==> flow/design.v (excerpt) <==
module color_centroid
  (
    input         clk,
    input         rst,           
    input  [2:0]  rgbfilter,     
    input         new_frame_i,   
    output [14:0] orig_addr,
    input  [11:0] orig_pxl,
    output        proc_we,
    output [14:0] proc_addr,
    output [11:0] proc_pxl,
    output [7:0]  centroid,
    output        new_centroid,
    output [2:0]  proximity
  );
  localparam c_img_cols      = 160;
  localparam c_img_rows      = 120;
  localparam c_img_pxls      = c_img_cols * c_img_rows;
  localparam c_nb_img_cols   = 8;
  localparam c_nb_img_rows   = 7;
  localparam c_nb_img_pxls   = 15;
  localparam c_outframe_cols = 16;
  localparam c_outframe_rows = 8;
  localparam c_inframe_cols  = c_img_cols-2*c_outframe_cols;  
  localparam c_inframe_rows  = c_img_rows-2*c_outframe_rows;  
  localparam c_inframe_pxls  = c_inframe_cols * c_inframe_rows;  
  localparam c_nb_inframe_pxls = 14;
  localparam c_hist_bins     = 8;
  localparam c_nb_hist_bins  = 3;
  localparam c_nb_hist_val   = 11;
  localparam c_nb_centroid   = 8;
  localparam c_nb_prox       = 3;
  localparam c_nb_buf_red    = 4;
  localparam c_nb_buf_green  = 4;
  localparam c_nb_buf_blue   = 4;
  localparam c_nb_buf        = 12;
  wire [c_nb_hist_val-1:0] colorpxls_bin0;
  wire [c_nb_hist_val-1:0] colorpxls_bin7;
  wire [c_nb_inframe_pxls-1:0] colorpxls;
  wire [c_nb_inframe_pxls-2:0] colorpxls_left;
  wire [c_nb_inframe_pxls-2:0] colorpxls_rght;
  wire [c_nb_inframe_pxls-2:0] colorpxls_bin012;
  ...
For scale: ~400 flip-flops, about 21,000 um2 of cells after synthesis.
clock: 2.97 ns
lec_check: 0
abc_area: 0
cap_margin: 0
core_margin: 2
core_utilization: 72
cts_cluster_diameter: 100
hold_slack_margin: -0.09
place_density: 0.63
setup_slack_margin: -0.2
slew_margin: 40
run.sh (not shown) runs the stock make flow with config.mk's settings and CLKGATE_MAP_FILE=.
The first run completed, yet does not pass: setup timing.
Rerun with:
ABC_AREA = default   (was 0)
CAP_MARGIN = 20   (was 0)
CTS_CLUSTER_DIAMETER = 64   (was 100)
CTS_CLUSTER_SIZE = 10   (was default)
HOLD_SLACK_MARGIN = default   (was -0.09)
PLACE_DENSITY = default   (was 0.63)
SETUP_SLACK_MARGIN = 0.82   (was -0.2)
clock period = 2.79 ns   (was 2.97 ns; I/O delays follow)
After rerunning:
- The new run did not get past clock tree synthesis (4_1_cts)
- die area stays the same
- area after synthesis stays the same
- synthesized cell count does not change
Rerun with:
CORE_UTILIZATION = 40   (was 72)
CTS_CLUSTER_DIAMETER = default   (was 64)
CTS_CLUSTER_SIZE = default   (was 10)
SETUP_SLACK_MARGIN = default   (was 0.82)
SLEW_MARGIN = 20   (was 40)
clock period = 10.0 ns   (was 2.79 ns; I/O delays follow)
After rerunning: The new run passed the timing, design-rule and antenna checks. Synthesized cell count is unchanged. Die area came out higher by 78%. Synthesized area is unchanged.
Rerun with:
ABC_AREA = 1   (was default)
CAP_MARGIN = 10   (was 20)
CORE_UTILIZATION = 54   (was 40)
CTS_CLUSTER_DIAMETER = 100   (was default)
MAX_ROUTING_LAYER = met4   (was default)
SETUP_SLACK_MARGIN = 2.98   (was default)
SLEW_MARGIN = 25   (was 20)
Result: Total power drops by 19%; via count climbs by 18%; non-clock buffer count drops by 1.
Rerun with:
CAP_MARGIN = 20   (was 10)
CORE_UTILIZATION = 72   (was 54)
CTS_CLUSTER_DIAMETER = default   (was 100)
MAX_ROUTING_LAYER = default   (was met4)
SETUP_SLACK_MARGIN = default   (was 2.98)
SLEW_MARGIN = 20   (was 25)
clock period = 3.6 ns   (was 10.0 ns; I/O delays follow)
What happened:
- The new run produced a clean layout
- utilization rose by 22 points
- setup slack gets worse by 5.4 ns
- synthesized area is unchanged

* * *

the reference run:
color_centroid again, from the RTL that the note above started with.
make LEC_CHECK=0 CAP_MARGIN=20 CELL_PAD_IN_SITES_DETAIL_PLACEMENT=1 CELL_PAD_IN_SITES_GLOBAL_PLACEMENT=1 CORE_ASPECT_RATIO=0.68 CORE_MARGIN=7 CORE_UTILIZATION=45 MIN_ROUTING_LAYER=met1 SLEW_MARGIN=40 finish   # period 3.12 ns
The reference run: all stages done; final checks FAILED (negative setup slack).
### the reference run -> the trial run
# the reference run
export LEC_CHECK = 0
export CAP_MARGIN = 20
export CELL_PAD_IN_SITES_DETAIL_PLACEMENT = 1
export CELL_PAD_IN_SITES_GLOBAL_PLACEMENT = 1
export CORE_ASPECT_RATIO = 0.68
export CORE_MARGIN = 7
export CORE_UTILIZATION = 45
export MIN_ROUTING_LAYER = met1
export SLEW_MARGIN = 40
create_clock -name core_clock -period 3.12 [get_ports {clk}]
# the trial run
export LEC_CHECK = 0
export CAP_MARGIN = 20
export CORE_MARGIN = 2
export CORE_UTILIZATION = 57
export SLEW_MARGIN = 20
create_clock -name core_clock -period 2.95 [get_ports {clk}]
==> results <==
The trial run reports its startpoint of the most critical setup path as color_filter.colorpxls_left_o[3] while the reference run reports color_filter.colorpxls_rght_o[4]. The trial run finished every stage; the final checks, however, were not passed, the failures being negative setup slack. Delta (the trial run minus the reference run): fraction of power spent switching nets down 0.43 points, detailed placer's ending HPWL shows a reduction of 15%, combined global-route utilization of all metal layers climbed 5.3 points, post-layout period usage of the worst path now larger, worst-case setup slack after placement lower. Comparing the trial run and the reference run, the lower number of buffer and inverter instances along the worst setup path was measured on the trial run. Diff the reference run -> the trial run: total negative slack lost 0.88 ns; area share of and-or/or-and cells after synthesis neither gained nor lost much.
Power and IR drop assume default switching activity.
